File: flow/design.v
`timescale 1ns / 1ps
module signed_unsigned_converter #(parameter WIDTH = 16) (
    input wire [WIDTH-1:0] data_in,   
    input wire is_signed,             
    output reg [WIDTH-1:0] data_out   
);
    reg signed [WIDTH-1:0] signed_data;    
    reg [WIDTH-1:0] unsigned_data;         
    always @(*) begin
        if (is_signed) begin
            signed_data = data_in;   
            unsigned_data = signed_data + (1 << (WIDTH-1));   
            data_out = unsigned_data;
        end else begin
            unsigned_data = data_in;   
            signed_data = unsigned_data - (1 << (WIDTH-1));   
            data_out = signed_data;
        end
    end
endmodule
module clk_divider #(
	parameter FRE_DIV = 2499				 
)(
    input clk,
    input rst_n,               
    output reg sample_en       
);
    localparam W = $clog2(FRE_DIV + 1);
    localparam [W-1:0] LAST = FRE_DIV;
    reg [W-1:0] clk_div;
    always @(posedge clk or negedge rst_n) begin
        if (!rst_n) begin
            clk_div <= {W{1'b0}};
            sample_en <= 1'b0;
        end else begin
            if (clk_div == LAST) begin
                clk_div <= {W{1'b0}};
                sample_en <= 1'b1;
            end else begin
                clk_div <= clk_div + 1'b1;
                sample_en <= 1'b0;
            end
        end
    end
endmodule
module wave_cal #(
    parameter N = 8,                        
    parameter SAMPLE_POINTS = 64,           
    parameter LOG_2_SAMPLE_POINTS = 6,      
    parameter JUDGE_THRESHOLD = 700,        
    parameter FRE_DIV = 1249                
)(
    input wire clk,
    input wire rst_n,
    input wire [N-1:0] data_in_unsigned,
    output reg signed[N-1:0] signal_dc_removed,   
    output reg unsigned[N-1:0] vpp,               
    output reg unsigned[N-1:0] dc_offset,         
    output reg [N-1:0] papr,                      
    output reg is_sine_wave                       
);
    localparam L = LOG_2_SAMPLE_POINTS;
    localparam SW = 2*N - 2 + L;
    localparam [L-1:0] LAST = SAMPLE_POINTS - 1;
    localparam [2*N-3:0] THR = JUDGE_THRESHOLD;
    reg [L-1:0] sample_count_dc;
    reg unsigned[N-1:0] max_value;
    reg unsigned[N-1:0] min_value;
    wire [N:0] max_plus_min = {1'b0, max_value} + {1'b0, min_value};
    wire sample_clk;
    reg [SW-1:0] sum_squares;
    reg [L-1:0] sample_count_id;
    clk_divider #(.FRE_DIV (FRE_DIV)) clk_divider_inst(
        .clk(clk),
        .rst_n(rst_n),
        .sample_en(sample_clk)
    );
    always @(posedge clk or negedge rst_n) begin
        if (!rst_n) begin
            sample_count_dc <= {L{1'b0}};
            max_value <= {N{1'b0}};
            min_value <= {N{1'b1}};
            vpp <= {N{1'b0}};
            dc_offset <= {N{1'b0}};
        end else if (sample_clk) begin
            if (data_in_unsigned > max_value)
                max_value <= data_in_unsigned;
            if (data_in_unsigned < min_value)
                min_value <= data_in_unsigned;
            if (sample_count_dc == LAST) begin
                vpp <= max_value - min_value;
                dc_offset <= max_plus_min[N:1];    
                max_value <= {N{1'b0}};
                min_value <= {N{1'b1}};
                sample_count_dc <= {L{1'b0}};
            end else begin
                sample_count_dc <= sample_count_dc + 1'b1;
            end
        end
    end
    always @(posedge clk or negedge rst_n) begin
        if (!rst_n) begin
            signal_dc_removed <= {N{1'b0}};
        end else if (|dc_offset) begin
            signal_dc_removed <= data_in_unsigned - dc_offset;
        end
    end
    wire signed [2*N-1:0] dc_sq_full = signal_dc_removed * signal_dc_removed;
    wire [2*N-2:0] dc_sq = dc_sq_full[2*N-2:0];
    wire [2*N-1:0] vpp_squared = vpp * vpp;                      
    wire [2*N-4:0] vpp_squared_scaled = vpp_squared[2*N-1:3];    
    wire [SW-L-1:0] valid = sum_squares[SW-1:L];                  
    wire [SW-L-1:0] err_vpp_valid = (valid > vpp_squared_scaled) ?
                                    valid - vpp_squared_scaled :
                                    vpp_squared_scaled - valid;
    wire [2*N-1:0] papr_q = vpp_squared / valid;
    always @(posedge clk or negedge rst_n) begin
        if (!rst_n) begin
            sum_squares <= {SW{1'b0}};
            sample_count_id <= {L{1'b0}};
            is_sine_wave <= 1'b0;
            papr <= {N{1'b0}};
        end else if (sample_clk) begin
            sum_squares <= sum_squares + dc_sq;
            if (sample_count_id == LAST) begin
                if (|valid) papr <= papr_q[N-1:0];
                else papr <= {N{1'b0}};
                is_sine_wave <= (err_vpp_valid < THR);
                sum_squares <= {SW{1'b0}};
                sample_count_id <= {L{1'b0}};
            end else
                sample_count_id <= sample_count_id + 1'b1;
        end
    end
endmodule
module wave_rectifier #( parameter N = 8)(
    input clk,
    input rst_n,
    input signed[N-1:0] signal_dc_removed,
    output reg signal_rectified  	 
);
    always @(posedge clk or negedge rst_n) begin
        if (!rst_n) begin
            signal_rectified <= 1'b0;
        end else begin
			signal_rectified <= ~signal_dc_removed[N-1] & (|signal_dc_removed[N-2:0]);
        end
    end
endmodule
module frequency_counter  #(
	parameter MEASURE_CLK_CNT = 200,		 
	parameter MEASURE_CLK = 20000            
)(
    input clk,
    input sample_en,
    input rst_n,
    input signal_in,          	 
    output [15:0] freq_out 	     
);
    localparam CW = $clog2(MEASURE_CLK_CNT + 1);           
    localparam EW = $clog2(MEASURE_CLK_CNT / 2 + 1);       
    localparam MW = $clog2(MEASURE_CLK + 1);
    localparam PW = $clog2((MEASURE_CLK_CNT / 2) * MEASURE_CLK + 1);
    localparam QW = $clog2(MEASURE_CLK / 2 + 1);
    localparam [CW-1:0] CNT_LAST = MEASURE_CLK_CNT;
    localparam [MW-1:0] MCLK = MEASURE_CLK;
    reg signal_prev;           
    reg [CW-1:0] count_clk;    
    reg [EW-1:0] count_signal; 
    reg [CW-1:0] N1;           
    reg [EW-1:0] N2;           
    reg [QW-1:0] freq_q;
    assign freq_out = freq_q;
    always @(posedge clk or negedge rst_n) begin
        if (!rst_n) begin
            signal_prev <= 1'b0;
        end else if (sample_en) begin
            signal_prev <= signal_in;
        end
    end
    always @(posedge clk or negedge rst_n) begin
        if (!rst_n) begin
            count_clk <= {CW{1'b0}};
            count_signal <= {EW{1'b0}};
            N1 <= {CW{1'b0}};
            N2 <= {EW{1'b0}};
        end else if (sample_en) begin
            count_clk <= count_clk + 1'b1;
            if (signal_in && !signal_prev) begin
                count_signal <= count_signal + 1'b1;
            end
            if (count_clk == CNT_LAST) begin
                N1 <= count_clk;
                N2 <= count_signal;
                count_clk <= {CW{1'b0}};
                count_signal <= {EW{1'b0}};
            end
        end
    end
    wire [PW-1:0] num = N2 * MCLK;
    wire [PW-1:0] quo = num / N1;
    always @(posedge clk or negedge rst_n) begin
        if (!rst_n) begin
            freq_q <= {QW{1'b0}};
        end else if (sample_en && (|N1)) begin
            freq_q <= quo[QW-1:0];
        end
    end
endmodule
module ma_measure #(
	parameter N=8
)(
    input        clk,
    input        sample_en,
    input        rst_n,
	input        ma_measure_enable,
    input  		[N-1:0] vpp,       
    output  	[7:0] ma           
);
    reg [N+13:0] vpp_mult;    
    reg [N+13:0] sum;
    reg [N:0]    ma_temp;
    reg [6:0]    ma_r;
    assign ma = {1'b0, ma_r};
    wire [N+13:0] v = vpp;
    wire [N+17:0] sum22 = sum * 5'd22;
    always @(posedge clk or negedge rst_n) begin
        if (!rst_n) begin
            vpp_mult <= {(N+14){1'b0}};
            sum      <= {(N+14){1'b0}};
            ma_temp  <= {(N+1){1'b0}};
            ma_r     <= 7'd0;
        end else if (sample_en && ma_measure_enable)begin
            vpp_mult <= (v << 13) + (v << 10) + (v << 9) + (v << 8) + (v << 4);
            sum <= vpp_mult + 13'd7143;
            ma_temp <= sum22[N+17:17];
            if (ma_temp < 7'd30)
                ma_r <= 7'd30;
            else if (ma_temp > 7'd100)
                ma_r <= 7'd100;
            else
                ma_r <= ma_temp[6:0];
        end else if (sample_en) ma_r <= 7'd0;
    end
endmodule
module mf_measure#(
	parameter N=16,
	parameter FW=16
)(
    input        clk,
    input        sample_en,
    input        rst_n,
	input        mf_measure_enable,
	input       [FW-1:0] fm_freq,   
    input  		[N-1:0] vpp,        
    output 	    [7:0] mf            
);
    reg [N+9:0] vpp_mult;    
    reg [N+9:0] mf_temp;
    reg [5:0]   mf_r;
    assign mf = {2'b00, mf_r};
    wire [N+9:0] v = vpp;
    wire [N+9:0] quo = vpp_mult / fm_freq;
    always @(posedge clk or negedge rst_n) begin
        if (!rst_n) begin
            vpp_mult <= {(N+10){1'b0}};
            mf_temp  <= {(N+10){1'b0}};
            mf_r     <= 6'd0;
        end else if (sample_en && mf_measure_enable)begin
			vpp_mult <= (v << 10) - (v << 4) - (v << 3);
            mf_temp <= (|fm_freq) ? quo : {(N+10){1'b0}};
            if (mf_temp < 6'd10)
                mf_r <= 6'd10;
            else if (mf_temp > 6'd50)
                mf_r <= 6'd50;
            else
                mf_r <= mf_temp[5:0];
        end
    end
endmodule
module measure #(
	parameter N=8,
	parameter WAVE_DIV=249
	)(
	input clk,
	input sample_en,
	input rst_n,
	input [N-1:0] signal_in_unsigned,
	input ma_measure_enable,
	input mf_measure_enable,
    output is_sine_wave,      		 
	output [15:0] freq_out,
	output [N-1:0]papr,				 
	output unsigned[N-1:0] vpp,
	output unsigned[N-1:0] dc_offset,
	output [7:0] ma,
	output [7:0] mf
);
    wire signed[N-1:0] signal_dc_removed;   	 
 	wire signal_rectified;
	wave_cal #(
		.N(N),
		.SAMPLE_POINTS(512),
		.LOG_2_SAMPLE_POINTS(9),
		.JUDGE_THRESHOLD(700),
		.FRE_DIV(WAVE_DIV)
	)wave_cal_inst(
		.clk(clk),
	    .rst_n(rst_n),
	    .data_in_unsigned(signal_in_unsigned),
	    .signal_dc_removed(signal_dc_removed),
	    .vpp(vpp),
		.dc_offset(dc_offset),
		.papr(papr),
	    .is_sine_wave(is_sine_wave)
	);
 	wave_rectifier #(.N(N)) wave_rectifier_inst(
		.clk(clk),
		.rst_n(rst_n),
		.signal_dc_removed(signal_dc_removed),
		.signal_rectified(signal_rectified)
	);
	frequency_counter #(
		.MEASURE_CLK_CNT(400),
		.MEASURE_CLK(20000)
	)frequency_counter_inst(
		.clk(clk),
		.sample_en(sample_en),
		.rst_n(rst_n),
		.signal_in(signal_rectified),
		.freq_out(freq_out)
	);
	ma_measure #(
		.N(N)
	)ma_measure_inst(
		.clk(clk),
		.sample_en(sample_en),
		.rst_n(rst_n),
		.ma_measure_enable(is_sine_wave & ma_measure_enable),
		.vpp(vpp),
		.ma(ma)
	);
	mf_measure #(
		.N(N),
		.FW(14)
	)mf_measure_inst(
		.clk(clk),
		.sample_en(sample_en),
		.rst_n(rst_n),
		.mf_measure_enable(mf_measure_enable),
		.fm_freq(freq_out[13:0]),
		.vpp(vpp),
		.mf(mf)
	);
endmodule
module data_sele(
    input sys_clk,
    input sys_rst_n,
    input [7:0]askdemod_vpp,
    input [9:0]fskdemod_vpp,
    input [7:0]pskdemod_vpp,
    input [7:0]askdemod_dc_offset,
    input [7:0]ask_papr,
    input [9:0]fsk_papr,
    input [7:0]psk_papr,
    input ask_is_sine_wave,
	input fsk_is_sine_wave,
	input [7:0] askdemod_data,
	input [9:0] fskdemod_data,
	input [7:0] pskdemod_data,
	input [39:0] fir_data_out,
	input [15:0] ask_freq_out,
	input [15:0] fsk_freq_out,
	input [15:0] psk_freq_out,
	input [7:0] ma,
    output reg[7:0] demod_data,
    output [7:0] uart_mod_type,
    output [15:0] uart_demod_fre
);
    reg [2:0]  mod_type;
    reg [13:0] demod_fre;
    assign uart_mod_type = {5'd0, mod_type};
    assign uart_demod_fre = {2'd0, demod_fre};
    always @(posedge sys_clk or negedge sys_rst_n) begin
        if(!sys_rst_n)begin
            demod_data <= 8'd0;
            mod_type <= 3'd0;
            demod_fre <= 14'd0;
        end
        else begin
            if(askdemod_dc_offset < 8'd60) begin
                if(ask_papr > 8'd5)begin
                    if(ma >= 8'd30 && ma <= 8'd35)
                        demod_data <= {askdemod_data[6:0], 1'b0};
                    else demod_data <= askdemod_data;
                    demod_fre <= ask_freq_out[13:0];
                    mod_type <= 3'd1;                    
                end
                else begin
                    demod_data <= askdemod_data;
                    demod_fre <= ask_freq_out[13:0];
                    mod_type <= 3'd2;                    
                end
            end
            else if(fsk_papr >= 10'd20)begin
                demod_data <= pskdemod_data;
                mod_type <= 3'd5;                        
                demod_fre <= psk_freq_out[13:0];
            end
            else if(fsk_papr >= 10'd5)begin
                demod_fre <= fsk_freq_out[13:0];
                mod_type <= 3'd3;                        
                if(fsk_freq_out <= 16'd1500)begin
                    demod_data <= {~fskdemod_data[7], fskdemod_data[4:0], 2'b00};
                end
                else if(fsk_freq_out <= 16'd2500)begin
                    demod_data <= {~fskdemod_data[7], fskdemod_data[5:0], 1'b0};
                end
                else demod_data <= {~fskdemod_data[7], fskdemod_data[6:0]};
            end
            else if(|fsk_papr)begin
                demod_data <= fskdemod_data[9:2];
                demod_fre <= fsk_freq_out[13:0];
                mod_type <= 3'd4;                        
            end
            else begin
                mod_type <= 3'd6;                        
            end
        end
    end
endmodule
module measure_sys(
	input            sys_clk,
	input            sys_rst_n,
	input      [7:0] askdemod_data,    
	input      [9:0] fsk_demod,        
	input      [7:0] pskdemod_data,    
	output     [7:0] demod_data,
	output     [7:0] uart_mod_type,
	output    [15:0] uart_demod_fre,
	output     [7:0] uart_mod_depth,
	output reg [7:0] uart_delta_freq
);
	localparam SAMPLE_DIV = 249;   
	localparam WAVE_DIV   = 24;    
	wire [8:0] fskdemod_data_9;
	wire [9:0] fskdemod_data_10;
	wire [7:0] ma;
	wire [7:0] mf;
	wire ask_is_sine_wave;
	wire fsk_is_sine_wave;
	wire [7:0] askdemod_vpp;
	wire [9:0] fskdemod_vpp;
	wire [7:0] pskdemod_vpp;
	wire [7:0] askdemod_dc_offset;
	wire [7:0] ask_papr;
	wire [9:0] fsk_papr;
	wire [7:0] psk_papr;
	wire [15:0] ask_freq_out;
	wire [15:0] fsk_freq_out;
	wire [15:0] psk_freq_out;
	signed_unsigned_converter #(9) signed_unsigned_converter_fsk2(
		.data_in(fsk_demod[8:0]),
		.is_signed(1'b1),
		.data_out(fskdemod_data_9)
	);
	signed_unsigned_converter #(10) signed_unsigned_converter_fsk3(
		.data_in(fsk_demod),
		.is_signed(1'b1),
		.data_out(fskdemod_data_10)
	);
	wire sample_en;
	clk_divider #(.FRE_DIV(SAMPLE_DIV)) clk_divider_inst(
		.clk(sys_clk),
		.rst_n(sys_rst_n),
		.sample_en(sample_en)
	);
	measure #(.N(8), .WAVE_DIV(WAVE_DIV)) measure_ask(
		.clk(sys_clk),
		.sample_en(sample_en),
		.rst_n(sys_rst_n),
		.signal_in_unsigned(askdemod_data),
		.ma_measure_enable(1'b1),
		.mf_measure_enable(1'b0),
		.is_sine_wave(ask_is_sine_wave),
		.freq_out(ask_freq_out),
		.papr(ask_papr),
		.vpp(askdemod_vpp),
		.dc_offset(askdemod_dc_offset),
		.ma(ma),
		.mf()
	);
	measure #(.N(9), .WAVE_DIV(WAVE_DIV)) measure_fsk(
		.clk(sys_clk),
		.sample_en(sample_en),
		.rst_n(sys_rst_n),
		.signal_in_unsigned(fskdemod_data_9),
		.ma_measure_enable(1'b0),
		.mf_measure_enable(1'b1),
		.is_sine_wave(fsk_is_sine_wave),
		.freq_out(fsk_freq_out),
		.papr(fsk_papr[8:0]),
		.vpp(fskdemod_vpp[8:0]),
		.dc_offset(),
		.ma(),
		.mf(mf)
	);
	assign fsk_papr[9] = 1'b0;
	assign fskdemod_vpp[9] = 1'b0;
	measure #(.N(8), .WAVE_DIV(WAVE_DIV)) measure_psk(
		.clk(sys_clk),
		.sample_en(sample_en),
		.rst_n(sys_rst_n),
		.signal_in_unsigned(pskdemod_data),
		.ma_measure_enable(1'b0),
		.mf_measure_enable(1'b0),
		.is_sine_wave(),
		.freq_out(psk_freq_out),
		.papr(psk_papr),
		.vpp(pskdemod_vpp),
		.dc_offset(),
		.ma(),
		.mf()
	);
	data_sele data_sele_inst(
		.sys_clk(sys_clk),
		.sys_rst_n(sys_rst_n),
		.askdemod_vpp(askdemod_vpp),
		.fskdemod_vpp(fskdemod_vpp),
		.pskdemod_vpp(pskdemod_vpp),
		.ask_papr(ask_papr),
		.fsk_papr(fsk_papr),
		.psk_papr(psk_papr),
		.askdemod_dc_offset(askdemod_dc_offset),
		.ask_is_sine_wave(ask_is_sine_wave),
		.fsk_is_sine_wave(fsk_is_sine_wave),
		.askdemod_data(askdemod_data),
		.fskdemod_data(fskdemod_data_10),
		.pskdemod_data(pskdemod_data),
		.fir_data_out(40'd0),
		.ma(ma),
		.ask_freq_out(ask_freq_out),
		.fsk_freq_out(fsk_freq_out),
		.psk_freq_out(psk_freq_out),
		.demod_data(demod_data),
		.uart_mod_type(uart_mod_type),
		.uart_demod_fre(uart_demod_fre)
	);
	reg [6:0] mod_depth;
	assign uart_mod_depth = {1'b0, mod_depth};
	wire [2:0] mod_type = uart_mod_type[2:0];
	always @(posedge sys_clk or negedge sys_rst_n) begin
		if (!sys_rst_n) begin
			mod_depth <= 7'd0;
			uart_delta_freq <= 8'd0;
		end
		else if (mod_type == 3'd1)
			mod_depth <= ma[6:0];
		else if (mod_type == 3'd3 || mod_type == 3'd4) begin
			mod_depth <= mf[6:0];
			if (mod_type == 3'd3)
				uart_delta_freq <= fskdemod_vpp[7:0];
		end
		else begin
			mod_depth <= 7'd0;
			uart_delta_freq <= 8'd0;
		end
	end
endmodule
File: flow/run.sh
#!/bin/bash
# the make line also repeats each setting of config.mk as NAME=value (left out here)
make -C /OpenROAD-flow-scripts/flow DESIGN_CONFIG=/design/flow/config.mk WORK_HOME=/design/flow/orfs CLKGATE_MAP_FILE= finish
File: flow/constraint.sdc
create_clock -name core_clock -period 154.0 [get_ports {sys_clk}]
set_input_delay 30.8000 -clock core_clock [delete_from_list [all_inputs] [get_ports {sys_clk}]]
set_output_delay 30.8000 -clock core_clock [all_outputs]
set_load 0.01 [all_outputs]
File: flow/config.mk
export PLATFORM = sky130hd
export DESIGN_NAME = measure_sys
export DESIGN_NICKNAME = measure_sys
export VERILOG_FILES = /design/flow/design.v
export SDC_FILE = /design/flow/constraint.sdc
export NUM_CORES = 4
export LEC_CHECK = 0
export CAP_MARGIN = 20
export CORE_MARGIN = 2
export CORE_UTILIZATION = 24
export SLEW_MARGIN = 20
==> impl_metrics.ini, run 1 <==
; yosys + openroad results
[power_and_ir_drop]
power.density_nw_per_um2 = 3.36
peakVddDrop_uv = 7.97
p_switching_uw = 84.1
top_power_group = the clock network
comb-power_uw = 17.8
p_total_uw = 337
power_frac_comb = 0.053
p_int_uw = 253
power_clock_uw = 176
p_leak_nw = 44.7
seqPwrFrac = 0.426
clock_power_share = 0.521
switching_share = 0.249
powerSeq_uw = 144

[routing]
drt_wl_total_um = 256000
drc = 0
final_antenna_net_count = 0
drtPass1Iterations = 5
drtIter0Drc = 4899
vias_per_cell = 5.01
via_count = 83100
wl_per_cell_um = 15.5

[yosys]
yosys.area_share.aoi = 0.257
syn-cell-area_um2 = 91500
synth_flops = 538
most_common_cell = ha_1
edf_count = 0
synth_seq_share = 0.148
ys_area_um2 = 91500
synth_cells = 11600
logic_family = AND-OR/OR-AND gates
async_reset_ff_frac = 1.00
ys_cells = 11600
yosysTopAreaCell = ha_1
yosys.area.top_type_share = 0.201
simple_gate_share = 0.204
synth_adder_area_share = 0.254
synthMuxAreaShare = 0.0337
avgSynthCellArea_um2 = 7.90
ys_types = 136
ff_type = dfrtp_1
yosys.area_share.xor_xnor = 0.0554
synthTopCellsByCount = ha_1, nand2_1, nor2_1
netlist_top_cells_area = ha_1, dfrtp_1, fa_1
yosysWarnings = 15

[clocking]
cts_tree = built
post_cts_buffers = 0
cts_inserted_buffers = 72
cts_htree_levels = 3
root_buffer = clkbuf_16
cts_resized = 0
cts_max_path_buffers = 3
cts_hold_buf = 0
clkTransAtPathRegs_ns = 0.06
clk_latency_ns = 0.71
clock_sinks = 538

[grt]
antenna_found_initial = 31
grt_pass1_wl_um = 419000
grt_start_max_net_pins = 168
grt_pass1_vias = 80300
grt-ovfl-total = 0
grtUsageTotal = 0.129

[worst_setup_path]
cpLargestDelayFamily = AND-OR/OR-AND gates
max_stage_delay_ns = 0.87
startpoint = measure_fsk.frequency_counter_inst.N2[3]
worst-path-buf-inv = 7
worst_r2r_path_depth = 234
crit_required_ns = 154.58
r2r_end = measure_fsk.frequency_counter_inst.freq_q[0]
r2r-start = measure_fsk.frequency_counter_inst.N2[3]
critical-path-top-cell-by-count = o21a_1
crit_path_end = measure_fsk.frequency_counter_inst.freq_q[0]
cp-start-kind = flop
crit_path_end_kind = flop
worst-path-stages = 234
crit_type = flop to flop
ff2ff_setup_slack_ns = 94.61
worst_path_max_delay_cell = o21ai_1
cp_max_fo = 23
arrival_ns = 59.96

[die]
fp_util = 0.241
io_pins = 76
coreArea_um2 = 379000
die_height_um = 621
num_rows = 226
chipArea_um2 = 386000
fp.dieW_um = 621

[timing]
clock_skew_ns = 0.0397
finalHoldViolations = 0
worst_pin_slew_ns = 1.07
relSlewSlack = 0.276
timing.setup.tns_ns = 0
fin_crit_sh = 0.386
period_minus_slack_ns = 59.39
rsz0062_at_grt = false
timing.fmax_ghz = 0.0168
final_max_slew_viol_count = 0
setup_viol = 0

[status]
status = finished clean

[placement]
numPortBuffers = 67
dpl.hpwl_um = 203000
routabilityCongestion = 0.881

[job]
maxCapViolCount = 0
tool_warnings = 129

[min_path]
min_to = measure_psk.wave_rectifier_inst.signal_rectified
min_path_cells = 1
hp-start = measure_psk.wave_cal_inst.signal_dc_removed[7]
hold_class = flop to flop

[cells_and_area]
final_util = 0.265
area_growth_pct = 9.92
fin_nets = 13200
-- through the flow --
stage	instances	instance area [um2]	hold slack, ns	worst slack (ns)
global route	16600	101000	0.492	89.64
finish	16600	101000	0.467	94.61
global placement	16400	98000	0.441	96.24
CTS	16600	100000	0.470	95.03
detailed placement	16400	98000	0.446	95.30
floorplan	11600	91500	0.396	101.31
-- cell type report --
cell class,instances,area (um2)
diodes,7,17.5
clock buffers,108,2140
well taps,5016,6280
clock inverters,25,300
fillers,41300,279000
multi-input cells,9910,73700
flip-flops and latches,538,13500
inverters,797,2990
repair buffers,188,1620
-- layer usage --
layer / wire length (um) / track usage / part of all wire
met1: 121000 / 0.169 / 0.47
met2: 119000 / 0.223 / 0.47
met3: 7740 / 0.0107 / 0.030
met4: 8380 / 0.0406 / 0.033
met5: 12 / 0 / 0.000047
==> run 2, diff against run 1 <==
CAP_MARGIN = 0   (was 20)
CELL_PAD_IN_SITES_GLOBAL_PLACEMENT = 1   (was unset)
CORE_ASPECT_RATIO = 0.98   (was unset)
CORE_UTILIZATION = 57   (was 24)
GPL_ROUTABILITY_DRIVEN = 0   (was unset)
MAX_ROUTING_LAYER = met4   (was unset)
MIN_ROUTING_LAYER = met1   (was unset)
PLACE_DENSITY_LB_ADDON = 0.22   (was unset)
SETUP_SLACK_MARGIN = 5.0   (was unset)
clock period = 44.5 ns   (was 154.0 ns; I/O delays follow)
==> impl_metrics.ini, run 2 <==
; yosys + openroad results
[die]
fp.dieW_um = 409
coreArea_um2 = 159000
fp_util = 0.574
chipArea_um2 = 164000
num_rows = 145
io_pins = 76
die_height_um = 401

[power_and_ir_drop]
powerSeq_uw = 497
power_clock_uw = 618
top_power_group = the clock network
comb-power_uw = 61.1
power.density_nw_per_um2 = 9.46
clock_power_share = 0.526
p_total_mw = 1.18
peakVddDrop_uv = 28.3
seqPwrFrac = 0.422
p_switching_uw = 298
switching_share = 0.254
p_int_uw = 878
power_frac_comb = 0.052
p_leak_nw = 59.7

[clocking]
clock_sinks = 538
cts_tree = built
cts_max_path_buffers = 3
cts_hold_buf = 0
clkTransAtPathRegs_ns = 0.06
cts_htree_levels = 3
cts_inserted_buffers = 69
clk_latency_ns = 0.74
root_buffer = clkbuf_16

[yosys]
yosysWarnings = 15
ys_types = 136
avgSynthCellArea_um2 = 7.90
synth_cells = 11600
synthTopCellsByCount = ha_1, nand2_1, nor2_1
yosysTopAreaCell = ha_1
ys_cells = 11600
synth_adder_area_share = 0.254
async_reset_ff_frac = 1.00
yosys.area.top_type_share = 0.201
logic_family = AND-OR/OR-AND gates
yosys.area_share.aoi = 0.257
yosys.area_share.xor_xnor = 0.0554
ys_area_um2 = 91500
synth_flops = 538
most_common_cell = ha_1
netlist_top_cells_area = ha_1, dfrtp_1, fa_1
simple_gate_share = 0.204
syn-cell-area_um2 = 91500
synth_seq_share = 0.148
synthMuxAreaShare = 0.0337
edf_count = 0
ff_type = dfrtp_1

[timing]
setup_ws_ns = -3.17
fin_crit_sh = 1.07
worst_pin_slew_ns = 1.08
relSlewSlack = 0.275
period_minus_slack_ns = 47.67
finalHoldViolations = 0
rsz0062_at_grt = true
final_max_slew_viol_count = 0
clock_skew_ns = 0.0767
timing.setup.tns_ns = -10.00
timing.fmax_ghz = 0.0210
setup_viol = 7

[routing]
drtPass1Iterations = 6
drtIter0Drc = 7541
final_antenna_net_count = 0
drt_wl_total_um = 311000
via_count = 101000
wl_per_cell_um = 18.7
drc = 0
vias_per_cell = 6.11

[worst_setup_path]
cp_max_fo = 8
crit_path_end = measure_fsk.frequency_counter_inst.freq_q[0]
critical-path-top-cell-by-count = o21a_1
r2r_end = measure_fsk.frequency_counter_inst.freq_q[0]
startpoint = measure_fsk.frequency_counter_inst.N2[3]
max_stage_delay_ns = 0.60
cp-start-kind = flop
crit_type = flop to flop
crit_path_end_kind = flop
arrival_ns = 48.26
r2r-start = measure_fsk.frequency_counter_inst.N2[3]
worst_path_max_delay_cell = or4b_4
worst_r2r_path_depth = 249
worst-path-stages = 249
worst-path-buf-inv = 18
cpLargestDelayFamily = AND-OR/OR-AND gates
ff2ff_setup_slack_ns = -3.17
crit_required_ns = 45.09

[job]
maxCapViolCount = 0
tool_warnings = 129

[placement]
placed_cells = 15400
numPortBuffers = 67
dpl.hpwl_um = 222000

[grt]
grt_pass1_wl_um = 489000
antenna_found_initial = 9
grt_pass1_vias = 100000
grt_start_max_net_pins = 111
grtUsageTotal = 0.363
grt-ovfl-total = 0

[min_path]
hold_class = flop to flop
min_to = measure_psk.wave_rectifier_inst.signal_rectified
min_path_cells = 1
hp-start = measure_psk.wave_cal_inst.signal_dc_removed[7]

[cells_and_area]
area_growth_pct = 35.9
fin_nets = 16100
stdcell_count = 16600

[status]
so.violations = negative setup slack
status = complete, but fails checks
[run 2: what timing repair did]
action | 4_1_cts | 5_1_grt
gates resized | 399 | 353
pin swaps | 602 | 626
hold endpoints to repair | 0 | 0
gates cloned | 7 | 2
setup endpoints to repair | 18 | 21
setup buffers | 729 | 334
[run 2: area by class of cell]
cell class,instances,area [um2]
Multi-Input combinational cell,9913,78900
Fill cell,10900,35100
Timing Repair Buffer,3064,23700
Sequential cell,538,13500
Inverter,797,3050
Tap cell,2131,2670
Clock buffer,98,1960
Clock inverter,30,536
Antenna cell,9,22.5
[run 2: layer usage]
layer / track usage / wire length, um / share of wire
met3: 0.0408 / 17600 / 0.057
met2: 0.621 / 151000 / 0.49
met4: 0.141 / 14100 / 0.045
met1: 0.436 / 128000 / 0.41
met5: - / 0 / 0
[run 2: through the flow]
step	instance area [um2]	worst slack, ns	hold slack [ns]	utilization
global placement	110000	-1.47	0.408	0.691
finish	124000	-3.17	0.428	0.780
global route	124000	-5.09	0.471	0.780
floorplan	94400	-3.33	0.396	-
CTS	120000	-1.74	0.427	0.752
detailed placement	110000	-2.94	0.416	0.691
==> run 3, diff against run 2 <==
CELL_PAD_IN_SITES_GLOBAL_PLACEMENT = 0   (was 1)
CORE_UTILIZATION = 67   (was 57)
CTS_CLUSTER_SIZE = 24   (was unset)
GPL_ROUTABILITY_DRIVEN = 1   (was 0)
HOLD_SLACK_MARGIN = 0.29   (was unset)
clock period = 77.3 ns   (was 44.5 ns; I/O delays follow)
==> impl_metrics.ini, run 3 <==
; yosys + openroad results
[status]
status = finished clean

[routing]
final_antenna_net_count = 0
drt_wl_total_um = 254000
drtPass1Iterations = 6
via_count = 87000
drc = 0
wl_per_cell_um = 19.1
drtIter0Drc = 6212
vias_per_cell = 6.54

[min_path]
min_path_cells = 1
hold_class = flop to flop
hp-start = measure_psk.wave_cal_inst.signal_dc_removed[7]
min_to = measure_psk.wave_rectifier_inst.signal_rectified

[timing]
period_minus_slack_ns = 61.33
setup_viol = 0
worst_pin_slew_ns = 1.11
relSlewSlack = 0.257
rsz0062_at_grt = false
final_max_slew_viol_count = 0
finalHoldViolations = 0
timing.setup.tns_ns = 0
whs_ns = 0.430
fin_crit_sh = 0.793
timing.fmax_ghz = 0.0163
clock_skew_ns = 0.0650

[worst_setup_path]
crit_path_end = measure_psk.frequency_counter_inst.freq_q[0]
crit_type = flop to flop
r2r-start = measure_psk.frequency_counter_inst.N2[2]
cp-start-kind = flop
worst_path_max_delay_cell = or4_1
arrival_ns = 61.86
cp_max_fo = 20
worst-path-buf-inv = 9
startpoint = measure_psk.frequency_counter_inst.N2[2]
worst_r2r_path_depth = 255
cpLargestDelayFamily = AND-OR/OR-AND gates
critical-path-top-cell-by-count = o21a_1
worst-path-stages = 255
crit_path_end_kind = flop
max_stage_delay_ns = 0.87
r2r_end = measure_psk.frequency_counter_inst.freq_q[0]
ff2ff_setup_slack_ns = 15.97
crit_required_ns = 77.83

[yosys]
ys_cells = 11600
yosys.area_share.aoi = 0.257
netlist_top_cells_area = ha_1, dfrtp_1, fa_1
synth_cells = 11600
edf_count = 0
yosysWarnings = 15
synthMuxAreaShare = 0.0337
synth_seq_share = 0.148
most_common_cell = ha_1
synthTopCellsByCount = ha_1, nand2_1, nor2_1
yosys.area.top_type_share = 0.201
ys_area_um2 = 91500
avgSynthCellArea_um2 = 7.90
simple_gate_share = 0.204
yosysTopAreaCell = ha_1
ff_type = dfrtp_1
synth_adder_area_share = 0.254
ys_types = 136
syn-cell-area_um2 = 91500
async_reset_ff_frac = 1.00
yosys.area_share.xor_xnor = 0.0554
logic_family = AND-OR/OR-AND gates
synth_flops = 538

[cells_and_area]
seq_area_um2 = 13500
logic_area_um2 = 73700
area_growth_pct = 5.27
fin_nets = 13200
final_area_um2 = 96300
nFillCells = 10800

[grt]
met3_usage = 0.0405
grt_use_met2 = 0.602
antenna_found_initial = 6
grtUsageTotal = 0.368
grt_start_max_net_pins = 160
grt-busiest-layer = met2
grt_pass1_vias = 85100
grt-ovfl-total = 0
grt_pass1_wl_um = 418000
grt.met1_usage = 0.469

[power_and_ir_drop]
powerSeq_uw = 286
comb-power_uw = 36.3
power.density_nw_per_um2 = 7.01
switching_share = 0.259
p_switching_uw = 175
seqPwrFrac = 0.423
p_int_uw = 500
top_power_group = the clock network
power_clock_uw = 353
p_total_uw = 675
clock_power_share = 0.523
p_leak_nw = 44.6
peakVddDrop_uv = 14.8
power_frac_comb = 0.054

[clocking]
root_buffer = clkbuf_16
clkTransAtPathRegs_ns = 0.07
cts_resized = 0
clk_latency_ns = 0.71
post_cts_buffers = 0
cts_htree_levels = 3
clock_sinks = 538
cts_tree = built
cts_max_path_buffers = 3
cts_hold_buf = 0
cts_inserted_buffers = 69

[die]
io_pins = 76
num_rows = 134
coreArea_um2 = 136000
chipArea_um2 = 140000
fp.dieW_um = 377
fp_util = 0.674
die_height_um = 370

[job]
tool_warnings = 125
maxCapViolCount = 0

[placement]
post_dp_cell_area_um2 = 93800
dpl.hpwl_um = 198000
numPortBuffers = 67
routabilityCongestion = 0.971
==> run 3: layout make-up <==
type                       instances  share of cell area
inverter                         797              0.0311
tap                             1768              0.0230
multi-input combinational       9910               0.765
clock buffer                      92              0.0199
clock inverter                    35             0.00553
antenna                            5            0.000130
timing repair buffer             165              0.0148
sequential                       538               0.140
==> run 3: metal layers <==
metal	up-vias	wire length [um]
met5	-	0
met4	0	9120
met3	593	16100
met2	2756	117000
met1	41600	111000
li1	42100	-
==> run 3: per-stage QoR <==
| step | instances | utilization | worst slack, ns |
|---|---|---|---|
| 2_1_floorplan | 11600 | - | 24.61 |
| 3_3_place_gp | 13200 | 0.691 | 19.10 |
| 3_5_place_dp | 13200 | 0.691 | 17.51 |
| 4_1_cts | 13300 | 0.709 | 17.20 |
| 5_1_grt | 13300 | 0.709 | 11.31 |
| 6_report | 13300 | 0.709 | 15.97 |
==> run 4, diff against run 3 <==
ABC_AREA = 1   (was unset)
CELL_PAD_IN_SITES_GLOBAL_PLACEMENT = 1   (was 0)
CORE_UTILIZATION = 57   (was 67)
CTS_CLUSTER_SIZE = unset   (was 24)
GPL_ROUTABILITY_DRIVEN = 0   (was 1)
HOLD_SLACK_MARGIN = unset   (was 0.29)
PLACE_DENSITY_LB_ADDON = 0.04   (was 0.22)
clock period = 41.4 ns   (was 77.3 ns; I/O delays follow)
==> impl_metrics.ini, run 4 <==
; yosys + openroad results
[status]
status = finished clean

[worst_setup_path]
worst-path-buf-inv = 49
cp-start-kind = flop
cpLargestDelayFamily = AND-OR/OR-AND gates
crit_path_end = measure_ask.frequency_counter_inst.freq_q[0]
ff2ff_setup_slack_ns = 1.70
arrival_ns = 40.31
worst-path-stages = 300
startpoint = measure_ask.frequency_counter_inst.N2[3]
cp_max_fo = 8
critical-path-top-cell-by-count = nand2_2
max_stage_delay_ns = 0.57
worst_path_max_delay_cell = fa_1
r2r_end = measure_ask.frequency_counter_inst.freq_q[0]
r2r-start = measure_ask.frequency_counter_inst.N2[3]
crit_required_ns = 42.01
crit_path_end_kind = flop
worst_r2r_path_depth = 300
crit_type = flop to flop

[power_and_ir_drop]
comb-power_uw = 146
power_frac_comb = 0.108
p_total_mw = 1.35
clock_power_share = 0.494
peakVddDrop_uv = 27.3
switching_share = 0.278
top_power_group = the clock network
powerSeq_uw = 538
power.density_nw_per_um2 = 11.9
p_leak_nw = 62.5
p_int_uw = 975
seqPwrFrac = 0.398
power_clock_uw = 668
p_switching_uw = 376

[die]
num_rows = 146
io_pins = 76
fp_util = 0.574
fp.dieW_um = 412
chipArea_um2 = 166000
coreArea_um2 = 162000
die_height_um = 404

[yosys]
edf_count = 0
syn-cell-area_um2 = 92800
logic_family = adder cells
synthTopCellsByCount = nand2_1, inv_1, ha_1
yosysWarnings = 15
ys_types = 86
async_reset_ff_frac = 1.00
avgSynthCellArea_um2 = 6.85
synth_flops = 538
yosys.area.top_type_share = 0.198
most_common_cell = nand2_1
ys_cells = 13600
synthMuxAreaShare = 0.00156
netlist_top_cells_area = ha_1, dfrtp_1, nand2_1
synth_cells = 13600
simple_gate_share = 0.250
yosys.area_share.aoi = 0.170
yosysTopAreaCell = ha_1
yosys.area_share.xor_xnor = 0.0823
synth_seq_share = 0.145
synth_adder_area_share = 0.250
ff_type = dfrtp_1
ys_area_um2 = 92800

[job]
maxCapViolCount = 0
tool_warnings = 125

[cells_and_area]
fin_nets = 16500
final_area_um2 = 114000
final_util = 0.705
area_growth_pct = 22.8

[min_path]
min_path_cells = 1
min_to = measure_ask.ma_measure_inst.sum[5]
hp-start = measure_ask.ma_measure_inst.vpp_mult[5]
hold_class = flop to flop

[routing]
drtPass1Iterations = 8
via_count = 95200
drc = 0
vias_per_cell = 5.61
final_antenna_net_count = 0
wl_per_cell_um = 16.6
drtIter0Drc = 6529
drt_wl_total_um = 282000

[clocking]
cts_htree_levels = 3
clkTransAtPathRegs_ns = 0.06
cts_max_path_buffers = 3
cts_tree = built
root_buffer = clkbuf_16
clock_sinks = 538
clk_latency_ns = 0.72
cts_inserted_buffers = 70

[grt]
antenna_found_initial = 5
grt-busiest-layer = met2
grtUsageTotal = 0.327
grt_pass1_vias = 90000
met3_usage = 0.0363
grt_use_met2 = 0.543
grt_start_max_net_pins = 177
grt_pass1_wl_um = 442000
grt.met1_usage = 0.414
grt-ovfl-total = 0

[timing]
timing.fmax_ghz = 0.0252
whs_ns = 0.458
worst_pin_slew_ns = 1.21
rsz0062_at_grt = true
setup_viol = 0
period_minus_slack_ns = 39.70
clock_skew_ns = 0.0443
relSlewSlack = 0.195
final_max_slew_viol_count = 0
setup_ws_ns = 1.70
finalHoldViolations = 0
fin_crit_sh = 0.959

[placement]
numPortBuffers = 67
dp_slack_ns = -1.48
post_dp_cell_area_um2 = 98900
dpl.hpwl_um = 205000
==> run 4: area by class of cell <==
cell class	instances	area, um2
tap	2146	2690
sequential	538	13500
multi-input combinational	10600	76000
fill	13200	47700
timing repair buffer	1387	10900
inverter	2161	8310
timing repair inverter	8	57.6
clock inverter	31	524
clock buffer	97	1980
antenna	4	10.0
==> run 4: repair_timing <==
action / 4_1_cts / 5_1_grt
pin swaps: 367 / 893
gates resized: 422 / 926
cloned: 10 / 6
hold endpoints to repair: 0 / 0
hold buffers: 0 / 0
buffers inserted: 430 / 500
setup endpoints to repair: 20 / 23
==> run 4: per-stage QoR <==
| stage | cells | setup TNS [ns] |
|---|---|---|
| after global routing | 17000 | -1.56 |
| final | 17000 | 0 |
| after CTS | 16500 | 0 |
| after floorplan | 13600 | 0 |
| after global placement | 15900 | -0.440 |
| after detailed placement | 15900 | -4.79 |
==> run 4: per-layer routing <==
| layer | share of wire | routed length (um) | vias up |
|---|---|---|---|
| met5 | 0 | 0 | - |
| met4 | 0.037 | 10500 | 0 |
| met3 | 0.052 | 14600 | 606 |
| met2 | 0.48 | 135000 | 2573 |
| met1 | 0.43 | 122000 | 44900 |
| li1 | - | - | 47100 |
==> run 5, diff against run 4 <==
CAP_MARGIN = 20   (was 0)
CELL_PAD_IN_SITES_GLOBAL_PLACEMENT = unset   (was 1)
CORE_ASPECT_RATIO = unset   (was 0.98)
CORE_UTILIZATION = 72   (was 57)
CTS_CLUSTER_DIAMETER = 376   (was unset)
CTS_CLUSTER_SIZE = 100   (was unset)
GPL_ROUTABILITY_DRIVEN = unset   (was 0)
MAX_ROUTING_LAYER = unset   (was met4)
MIN_ROUTING_LAYER = unset   (was met1)
PLACE_DENSITY_LB_ADDON = unset   (was 0.04)
SETUP_SLACK_MARGIN = unset   (was 5.0)
clock period = 28.3 ns   (was 41.4 ns; I/O delays follow)
==> impl_metrics.ini, run 5 <==
; yosys + openroad results
[status]
status = did not finish
flow.stopped_at = clock tree synthesis (4_1_cts)
error_line = [ERROR DPL-0038] Utilization greater than 100%, impossible to legalize

[die]
io_pins = 76
chipArea_um2 = 132000
coreArea_um2 = 128000
num_rows = 131
fp.dieW_um = 363
die_height_um = 363
fp_util = 0.727

[placement]
routabilityCongestion = 1.02
numPortBuffers = 67
dpl.hpwl_um = 292000
placed_cells = 18300

[yosys]
edf_count = 0
synth_cells = 13600
synthMuxAreaShare = 0.00156
yosys.area_share.aoi = 0.170
yosys.area.top_type_share = 0.198
syn-cell-area_um2 = 92800
avgSynthCellArea_um2 = 6.85
ys_types = 86
most_common_cell = nand2_1
netlist_top_cells_area = ha_1, dfrtp_1, nand2_1
yosys.area_share.xor_xnor = 0.0823
ys_cells = 13600
yosysWarnings = 15
synth_adder_area_share = 0.250
synth_seq_share = 0.145
yosysTopAreaCell = ha_1
ys_area_um2 = 92800
simple_gate_share = 0.250
logic_family = adder cells
synth_flops = 538
ff_type = dfrtp_1
synthTopCellsByCount = nand2_1, inv_1, ha_1
async_reset_ff_frac = 1.00
==> run 5: stage by stage <==
stage | setup WS [ns] | utilization | setup TNS [ns] | area, um2
global placement | -10.38 | 0.944 | -160.40 | 121000
detailed placement | -14.45 | 0.944 | -268.85 | 121000
floorplan | -12.05 | - | -190.82 | 95300
==> run 6, diff against run 5 <==
ABC_AREA = unset   (was 1)
CAP_MARGIN = 15   (was 20)
CELL_PAD_IN_SITES_GLOBAL_PLACEMENT = 3   (was unset)
CORE_ASPECT_RATIO = 0.98   (was unset)
CORE_MARGIN = 9   (was 2)
CORE_UTILIZATION = 33   (was 72)
CTS_CLUSTER_DIAMETER = unset   (was 376)
CTS_CLUSTER_SIZE = unset   (was 100)
GPL_ROUTABILITY_DRIVEN = 1   (was unset)
GPL_TIMING_DRIVEN = 0   (was unset)
MAX_ROUTING_LAYER = met5   (was unset)
MIN_ROUTING_LAYER = met2   (was unset)
PLACE_DENSITY_LB_ADDON = 0.09   (was unset)
SETUP_SLACK_MARGIN = 5.0   (was unset)
clock period = 50.2 ns   (was 28.3 ns; I/O delays follow)
==> impl_metrics.ini, run 6 <==
; yosys + openroad results
[power_and_ir_drop]
peakVddDrop_uv = 21.4
p_switching_uw = 302
power.density_nw_per_um2 = 9.49
power_clock_uw = 602
seqPwrFrac = 0.399
clock_power_share = 0.546
switching_share = 0.274
p_int_uw = 801
power_frac_comb = 0.055
powerSeq_uw = 441
p_leak_nw = 52.5
top_power_group = the clock network
comb-power_uw = 60.4

[grt]
grt_pass1_wl_um = 502000
antenna_found_initial = 4
grt_start_max_net_pins = 92
grt_pass1_vias = 136000
grt-ovfl-total = 0
grtUsageTotal = 0.314

[routing]
final_antenna_net_count = 0
vias_per_cell = 7.61
drt_wl_total_um = 329000
drc = 0
drtIter0Drc = 15800
drtPass1Iterations = 8
via_count = 127000
wl_per_cell_um = 19.8

[yosys]
synth_seq_share = 0.148
ys_cells = 11600
edf_count = 0
synth_flops = 538
ys_types = 136
ys_area_um2 = 91500
synth_adder_area_share = 0.254
synth_cells = 11600
netlist_top_cells_area = ha_1, dfrtp_1, fa_1
simple_gate_share = 0.204
yosysWarnings = 15
most_common_cell = ha_1
ff_type = dfrtp_1
syn-cell-area_um2 = 91500
async_reset_ff_frac = 1.00
synthTopCellsByCount = ha_1, nand2_1, nor2_1
avgSynthCellArea_um2 = 7.90
yosysTopAreaCell = ha_1
synthMuxAreaShare = 0.0337
yosys.area.top_type_share = 0.201
yosys.area_share.aoi = 0.257
logic_family = AND-OR/OR-AND gates
yosys.area_share.xor_xnor = 0.0554

[worst_setup_path]
cpLargestDelayFamily = AND-OR/OR-AND gates
arrival_ns = 51.13
crit_required_ns = 50.80
critical-path-top-cell-by-count = o21a_1
startpoint = measure_fsk.frequency_counter_inst.N2[3]
r2r_end = measure_fsk.frequency_counter_inst.freq_q[0]
worst-path-buf-inv = 28
max_stage_delay_ns = 0.63
worst-path-stages = 261
cp_max_fo = 8
r2r-start = measure_fsk.frequency_counter_inst.N2[3]
worst_path_max_delay_cell = or4b_4
ff2ff_setup_slack_ns = -0.32
cp-start-kind = flop
worst_r2r_path_depth = 261
crit_path_end = measure_fsk.frequency_counter_inst.freq_q[0]
crit_type = flop to flop
crit_path_end_kind = flop

[cells_and_area]
fin_nets = 14600
area_growth_pct = 27.1

[clocking]
cts_htree_levels = 3
cts_inserted_buffers = 77
cts_hold_buf = 0
cts_tree = built
clkTransAtPathRegs_ns = 0.07
clock_sinks = 538
clk_latency_ns = 0.75
root_buffer = clkbuf_16
cts_max_path_buffers = 3

[timing]
clock_skew_ns = 0.0619
relSlewSlack = 0.148
timing.fmax_ghz = 0.0198
final_max_slew_viol_count = 0
timing.setup.tns_ns = -0.325
worst_pin_slew_ns = 1.28
rsz0062_at_grt = true
setup_ws_ns = -0.325
fin_crit_sh = 1.01
setup_viol = 1
finalHoldViolations = 0
period_minus_slack_ns = 50.52

[status]
status = complete, but fails checks
so.violations = negative setup slack

[placement]
dp_slack_ns = -5.36
routabilityCongestion = 0.880
numPortBuffers = 67
dpl.hpwl_um = 242000

[die]
coreArea_um2 = 275000
fp.dieW_um = 550
io_pins = 76
die_height_um = 539
chipArea_um2 = 296000
fp_util = 0.333
num_rows = 190

[min_path]
min_path_cells = 2
min_to = measure_ask.frequency_counter_inst.freq_q[1]
hold_class = flop to flop
hp-start = measure_ask.frequency_counter_inst.freq_q[1]

[job]
tool_warnings = 126
maxCapViolCount = 0
## run 6: repair_timing
action / 4_1_cts / 5_1_grt
endpoints found under the setup margin: 20 / 18
gates resized: 609 / 632
cloned: 5 / 7
buffers inserted: 748 / 407
pin swaps: 473 / 621
## run 6: layout make-up
cell class	instances	area [um2]
tap	3648	4560
timing repair inverter	2	10.0
fill	27900	158000
multi-input combinational	9910	79900
clock buffer	102	2150
buffer	338	2610
sequential	538	13500
clock inverter	40	490
antenna	23	57.6
inverter	797	3080
timing repair buffer	1243	9890
## run 6: through the flow
| step | utilization | power (mW) | hold slack (ns) | cell area, um2 | cells |
|---|---|---|---|---|---|
| floorplan | - | 0.479 | 0.396 | 93500 | 11600 |
| global placement | 0.360 | 0.507 | 0.455 | 98800 | 15300 |
| detailed placement | 0.361 | 0.508 | 0.466 | 99100 | 15300 |
| CTS | 0.402 | 1.11 | 0.479 | 110000 | 16200 |
| global route | 0.423 | 1.14 | 0.499 | 116000 | 16600 |
| finish | 0.423 | 1.10 | 0.476 | 116000 | 16600 |
## run 6: routing by layer
| metal | GRT usage | wire, um | vias to the layer above |
|---|---|---|---|
| met2 | 0.362 | 167000 | 34100 |
| li1 | - | - | 44500 |
| met1 | - | 0 | 45800 |
| met4 | 0.0365 | 18100 | 66 |
| met3 | 0.458 | 141000 | 2243 |
| met5 | 0.0685 | 2180 | - |
==> run 7, diff against run 6 <==
ABC_AREA = 1   (was unset)
CAP_MARGIN = 0   (was 15)
CELL_PAD_IN_SITES_GLOBAL_PLACEMENT = unset   (was 3)
CORE_ASPECT_RATIO = unset   (was 0.98)
CORE_MARGIN = 2   (was 9)
CORE_UTILIZATION = 72   (was 33)
CTS_CLUSTER_DIAMETER = 194   (was unset)
GPL_ROUTABILITY_DRIVEN = unset   (was 1)
GPL_TIMING_DRIVEN = unset   (was 0)
MAX_ROUTING_LAYER = unset   (was met5)
MIN_ROUTING_LAYER = unset   (was met2)
PLACE_DENSITY = 0.65   (was unset)
PLACE_DENSITY_LB_ADDON = unset   (was 0.09)
SETUP_SLACK_MARGIN = -2.0   (was 5.0)
clock period = 36.7 ns   (was 50.2 ns; I/O delays follow)
==> impl_metrics.ini, run 7 <==
; yosys + openroad results
[status]
status = did not finish
flow.stopped_at = clock tree synthesis (4_1_cts)
error_line = [ERROR DPL-0033] detailed placement checks failed during check placement.

[yosys]
ff_type = dfrtp_1
edf_count = 0
synth_seq_share = 0.145
most_common_cell = nand2_1
yosysWarnings = 15
logic_family = adder cells
synth_flops = 538
yosys.area.top_type_share = 0.198
syn-cell-area_um2 = 92800
avgSynthCellArea_um2 = 6.85
async_reset_ff_frac = 1.00
synthTopCellsByCount = nand2_1, inv_1, ha_1
ys_cells = 13600
yosys.area_share.xor_xnor = 0.0823
ys_types = 86
yosys.area_share.aoi = 0.170
netlist_top_cells_area = ha_1, dfrtp_1, nand2_1
simple_gate_share = 0.250
synth_adder_area_share = 0.250
ys_area_um2 = 92800
yosysTopAreaCell = ha_1
synth_cells = 13600
synthMuxAreaShare = 0.00156

[die]
chipArea_um2 = 132000
fp_util = 0.727
num_rows = 131
coreArea_um2 = 128000
die_height_um = 363
fp.dieW_um = 363
io_pins = 76

[placement]
placed_cells = 17900
dpl.hpwl_um = 259000
numPortBuffers = 67
routabilityCongestion = 0.997
run 7: stage by stage:
stage	util	power [mW]	hold slack (ns)	setup slack, ns	cell area [um2]
2_1_floorplan	-	0.729	0.400	-4.09	94100
3_3_place_gp	0.913	0.773	0.435	-2.22	117000
3_5_place_dp	0.913	0.790	0.445	-5.26	117000
==> run 8, diff against run 7 <==
ABC_AREA = unset   (was 1)
CAP_MARGIN = 20   (was 0)
CORE_ASPECT_RATIO = 1.78   (was unset)
CORE_MARGIN = 8   (was 2)
CORE_UTILIZATION = 40   (was 72)
CTS_CLUSTER_DIAMETER = 244   (was 194)
CTS_CLUSTER_SIZE = 22   (was unset)
GPL_ROUTABILITY_DRIVEN = 0   (was unset)
GPL_TIMING_DRIVEN = 0   (was unset)
MAX_ROUTING_LAYER = met4   (was unset)
PLACE_DENSITY = unset   (was 0.65)
SETUP_SLACK_MARGIN = 0.68   (was -2.0)
TNS_END_PERCENT = 20   (was unset)
clock period = 44.7 ns   (was 36.7 ns; I/O delays follow)
==> impl_metrics.ini, run 8 <==
; yosys + openroad results
[yosys]
netlist_top_cells_area = ha_1, dfrtp_1, fa_1
ys_area_um2 = 91500
logic_family = AND-OR/OR-AND gates
simple_gate_share = 0.204
synth_seq_share = 0.148
ys_cells = 11600
yosysWarnings = 15
yosys.area_share.aoi = 0.257
synthMuxAreaShare = 0.0337
synth_adder_area_share = 0.254
ff_type = dfrtp_1
most_common_cell = ha_1
ys_types = 136
yosys.area.top_type_share = 0.201
async_reset_ff_frac = 1.00
avgSynthCellArea_um2 = 7.90
synthTopCellsByCount = ha_1, nand2_1, nor2_1
edf_count = 0
syn-cell-area_um2 = 91500
yosys.area_share.xor_xnor = 0.0554
synth_cells = 11600
yosysTopAreaCell = ha_1
synth_flops = 538

[worst_setup_path]
worst-path-stages = 274
cpLargestDelayFamily = AND-OR/OR-AND gates
crit_path_end_kind = flop
r2r_end = measure_psk.frequency_counter_inst.freq_q[0]
crit_required_ns = 45.24
r2r-start = measure_psk.frequency_counter_inst.N2[7]
startpoint = measure_psk.frequency_counter_inst.N2[7]
arrival_ns = 50.78
cp_max_fo = 10
cp-start-kind = flop
crit_path_end = measure_psk.frequency_counter_inst.freq_q[0]
worst_r2r_path_depth = 274
worst-path-buf-inv = 43
max_stage_delay_ns = 0.56
worst_path_max_delay_cell = fa_1
ff2ff_setup_slack_ns = -5.54
crit_type = flop to flop
critical-path-top-cell-by-count = o21a_1

[die]
num_rows = 234
io_pins = 76
fp.dieW_um = 374
chipArea_um2 = 245000
coreArea_um2 = 228000
fp_util = 0.402
die_height_um = 654

[grt]
grt_pass1_vias = 96300
grtUsageTotal = 0.239
grt_start_max_net_pins = 98
antenna_found_initial = 12
grt_pass1_wl_um = 477000
grt-ovfl-total = 0

[clocking]
clock_sinks = 538
cts_inserted_buffers = 28
cts_htree_levels = 1
cts_hold_buf = 0
cts_tree = built
cts_max_path_buffers = 3
clkTransAtPathRegs_ns = 0.11
clk_latency_ns = 0.68
root_buffer = clkbuf_16

[timing]
setup_viol = 10
timing.fmax_ghz = 0.0199
fin_crit_sh = 1.12
worst_pin_slew_ns = 1.13
relSlewSlack = 0.248
clock_skew_ns = 0.0260
setup_ws_ns = -5.54
final_max_slew_viol_count = 0
rsz0062_at_grt = true
finalHoldViolations = 0
period_minus_slack_ns = 50.24

[cells_and_area]
fin_nets = 14400
nFillCells = 21900
final_area_um2 = 109000
final_util = 0.480
area_growth_pct = 19.6
stdcell_count = 15600

[placement]
numPortBuffers = 67
placed_cells = 14600
dpl.hpwl_um = 229000
dp_slack_ns = -13.34
post_dp_cell_area_um2 = 97500

[routing]
final_antenna_net_count = 0
drtPass1Iterations = 8
drc = 0
via_count = 92300
wl_per_cell_um = 19.2
drt_wl_total_um = 299000
vias_per_cell = 5.92
drtIter0Drc = 4809

[power_and_ir_drop]
clock_power_share = 0.355
power_frac_comb = 0.074
top_power_group = sequential cells
p_switching_uw = 229
powerSeq_uw = 494
comb-power_uw = 64.2
p_total_uw = 865
p_leak_nw = 49.9
power.density_nw_per_um2 = 7.91
p_int_uw = 636
peakVddDrop_uv = 25.0
seqPwrFrac = 0.571
power_clock_uw = 307
switching_share = 0.264

[status]
status = complete, but fails checks
so.violations = negative setup slack

[min_path]
hp-start = measure_psk.wave_cal_inst.signal_dc_removed[7]
min_to = measure_psk.wave_rectifier_inst.signal_rectified
min_path_cells = 1
hold_class = flop to flop

[job]
maxCapViolCount = 0
tool_warnings = 126
==> run 8: through the flow <==
stage / TNS, ns / hold WS [ns]
2_1_floorplan: -19.07 / 0.396
3_3_place_gp: -139.03 / 0.444
3_5_place_dp: -154.89 / 0.452
4_1_cts: -22.62 / 0.461
5_1_grt: -56.15 / 0.487
6_report: -27.90 / 0.446
==> run 8: final cells by class <==
type                    count  area, um2  share of cell area
multi-input cells        9910      77700               0.711
repair inverters            1       5.00           0.0000458
repair buffers            998       7960              0.0728
diodes                      8       20.0            0.000183
inverters                 797       3060              0.0280
well taps                2950       3690              0.0337
flip-flops and latches    538      13500               0.124
plain buffers             338       2540              0.0232
clock buffers              49        779             0.00713
clock inverters             3       32.5            0.000297
==> run 8: metal layers <==
layer  up-vias  wire (um)  share of wire  GRT usage
met5         -          0              0          -
met4         0      21500          0.072      0.146
met3      1091       9430          0.032     0.0182
met2      2230     162000           0.54      0.466
met1     44700     106000           0.36      0.226
li1      44300          -              -          -
==> run 8: timing repair <==
item	in CTS	in global routing
gates resized	864	113
pin swaps	596	186
setup buffers	830	81
setup endpoints to repair	24	16
cloned	3	0
==> run 9, diff against run 8 <==
CORE_ASPECT_RATIO = 0.8   (was 1.78)
CTS_CLUSTER_DIAMETER = 354   (was 244)
CTS_CLUSTER_SIZE = unset   (was 22)
GPL_ROUTABILITY_DRIVEN = 1   (was 0)
GPL_TIMING_DRIVEN = unset   (was 0)
SETUP_SLACK_MARGIN = unset   (was 0.68)
TNS_END_PERCENT = unset   (was 20)
==> impl_metrics.ini, run 9 <==
; yosys + openroad results
[clocking]
cts_tree = built
cts_hold_buf = 0
cts_inserted_buffers = 70
clkTransAtPathRegs_ns = 0.06
clk_latency_ns = 0.69
cts_htree_levels = 3
cts_max_path_buffers = 3
root_buffer = clkbuf_16
clock_sinks = 538

[worst_setup_path]
startpoint = measure_psk.frequency_counter_inst.N2[6]
r2r_end = measure_psk.frequency_counter_inst.freq_q[0]
worst_path_max_delay_cell = or4_4
cp_max_fo = 10
cp-start-kind = flop
crit_required_ns = 45.24
worst_r2r_path_depth = 277
crit_path_end = measure_psk.frequency_counter_inst.freq_q[0]
max_stage_delay_ns = 0.59
arrival_ns = 47.51
ff2ff_setup_slack_ns = -2.27
crit_type = flop to flop
cpLargestDelayFamily = AND-OR/OR-AND gates
crit_path_end_kind = flop
worst-path-stages = 277
critical-path-top-cell-by-count = o21a_1
worst-path-buf-inv = 55
r2r-start = measure_psk.frequency_counter_inst.N2[6]

[yosys]
ys_types = 136
synth_cells = 11600
logic_family = AND-OR/OR-AND gates
edf_count = 0
yosysTopAreaCell = ha_1
syn-cell-area_um2 = 91500
ys_area_um2 = 91500
most_common_cell = ha_1
synthTopCellsByCount = ha_1, nand2_1, nor2_1
yosys.area_share.xor_xnor = 0.0554
async_reset_ff_frac = 1.00
yosys.area_share.aoi = 0.257
ys_cells = 11600
yosysWarnings = 15
yosys.area.top_type_share = 0.201
ff_type = dfrtp_1
simple_gate_share = 0.204
synth_seq_share = 0.148
netlist_top_cells_area = ha_1, dfrtp_1, fa_1
avgSynthCellArea_um2 = 7.90
synth_adder_area_share = 0.254
synthMuxAreaShare = 0.0337
synth_flops = 538

[power_and_ir_drop]
p_leak_nw = 58.5
clock_power_share = 0.527
peakVddDrop_uv = 25.8
power.density_nw_per_um2 = 9.58
powerSeq_uw = 495
p_total_mw = 1.18
seqPwrFrac = 0.420
comb-power_uw = 62.0
p_switching_uw = 292
switching_share = 0.249
p_int_uw = 884
top_power_group = the clock network
power_frac_comb = 0.053
power_clock_uw = 620

[die]
coreArea_um2 = 228000
fp.dieW_um = 551
num_rows = 157
io_pins = 76
chipArea_um2 = 244000
die_height_um = 444
fp_util = 0.401

[cells_and_area]
area_growth_pct = 34.2
final_area_um2 = 123000
fin_nets = 15900
stdcell_count = 17200

[timing]
timing.setup.tns_ns = -6.61
setup_ws_ns = -2.27
rsz0062_at_grt = true
fin_crit_sh = 1.05
worst_pin_slew_ns = 1.16
clock_skew_ns = 0.0442
setup_viol = 5
period_minus_slack_ns = 46.97
timing.fmax_ghz = 0.0213
final_max_slew_viol_count = 0
finalHoldViolations = 0
relSlewSlack = 0.226

[placement]
routabilityCongestion = 0.918
placed_cells = 16500
dp_slack_ns = -2.95
post_dp_cell_area_um2 = 113000
numPortBuffers = 67
dpl.hpwl_um = 234000

[grt]
grt_start_max_net_pins = 91
grt_pass1_wl_um = 486000
antenna_found_initial = 6
grt-ovfl-total = 0
grtUsageTotal = 0.242
grt_pass1_vias = 95100

[routing]
final_antenna_net_count = 0
drc = 0
vias_per_cell = 5.56
drt_wl_total_um = 303000
drtIter0Drc = 5472
wl_per_cell_um = 17.6
via_count = 95900
drtPass1Iterations = 7

[min_path]
min_path_cells = 1
hold_class = flop to flop
hp-start = measure_psk.wave_cal_inst.signal_dc_removed[7]
min_to = measure_psk.wave_rectifier_inst.signal_rectified

[status]
so.violations = negative setup slack
status = complete, but fails checks

[job]
maxCapViolCount = 0
tool_warnings = 126
-- run 9: layout make-up --
cell class / count / area (um2)
Antenna cell: 3 / 7.51
Clock buffer: 93 / 2020
Clock inverter: 37 / 482
Fill cell: 20900 / 105000
Inverter: 797 / 3010
Multi-Input combinational cell: 9911 / 78100
Sequential cell: 538 / 13500
Tap cell: 3021 / 3780
Timing Repair Buffer: 2840 / 21900
Timing Repair inverter: 1 / 5.00
-- run 9: layer usage --
metal | wire length, um | up-vias | track usage | part of all wire
met5 | 0 | - | - | 0
met4 | 8440 | 0 | 0.0637 | 0.028
met3 | 11600 | 439 | 0.0218 | 0.038
met2 | 139000 | 1913 | 0.395 | 0.46
met1 | 143000 | 46100 | 0.323 | 0.47
li1 | - | 47500 | - | -
-- run 9: timing repair --
item                                    in CTS  in global routing
cloned                                       4                  5
setup buffers                              377                225
pin swaps                                  369                405
endpoints found under the setup margin       8                 12
resized                                    301                405
-- run 9: through the flow --
stage          hold slack, ns  utilization
6_report                0.442        0.538
5_1_grt                 0.486        0.538
4_1_cts                 0.449        0.523
3_5_place_dp            0.442        0.493
3_3_place_gp            0.426        0.493
2_1_floorplan           0.396            -
==> run 10, diff against run 9 <==
ABC_AREA = 1   (was unset)
CORE_ASPECT_RATIO = unset   (was 0.8)
CORE_MARGIN = 2   (was 8)
CORE_UTILIZATION = 72   (was 40)
CTS_CLUSTER_DIAMETER = 376   (was 354)
CTS_CLUSTER_SIZE = 10   (was unset)
GPL_ROUTABILITY_DRIVEN = unset   (was 1)
HOLD_SLACK_MARGIN = -0.1   (was unset)
MAX_ROUTING_LAYER = unset   (was met4)
PLACE_DENSITY_LB_ADDON = 0.08   (was unset)
SETUP_SLACK_MARGIN = -1.53   (was unset)
clock period = 25.5 ns   (was 44.7 ns; I/O delays follow)
==> impl_metrics.ini, run 10 <==
; yosys + openroad results
[status]
status = did not finish
flow.stopped_at = clock tree synthesis (4_1_cts)
error_line = [ERROR DPL-0038] Utilization greater than 100%, impossible to legalize

[yosys]
netlist_top_cells_area = ha_1, dfrtp_1, nand2_1
synthMuxAreaShare = 0.00156
yosys.area_share.aoi = 0.170
edf_count = 0
async_reset_ff_frac = 1.00
synth_seq_share = 0.145
ys_area_um2 = 92800
synth_cells = 13600
avgSynthCellArea_um2 = 6.85
yosys.area_share.xor_xnor = 0.0823
ys_cells = 13600
ff_type = dfrtp_1
yosysWarnings = 15
simple_gate_share = 0.250
syn-cell-area_um2 = 92800
ys_types = 86
most_common_cell = nand2_1
yosysTopAreaCell = ha_1
logic_family = adder cells
synth_flops = 538
synthTopCellsByCount = nand2_1, inv_1, ha_1
synth_adder_area_share = 0.250
yosys.area.top_type_share = 0.198

[die]
fp.dieW_um = 363
chipArea_um2 = 132000
die_height_um = 363
num_rows = 131
coreArea_um2 = 128000
io_pins = 76
fp_util = 0.727

[placement]
numPortBuffers = 67
dpl.hpwl_um = 312000
routabilityCongestion = 1.06
run 10: per-stage QoR:
step	cell area (um2)	setup TNS, ns	setup WS, ns	util	instances
after global placement	122000	-240.76	-13.10	0.952	18400
after detailed placement	122000	-382.60	-17.33	0.952	18400
after floorplan	95400	-287.97	-14.85	-	13600
Power and IR drop assume default switching activity.
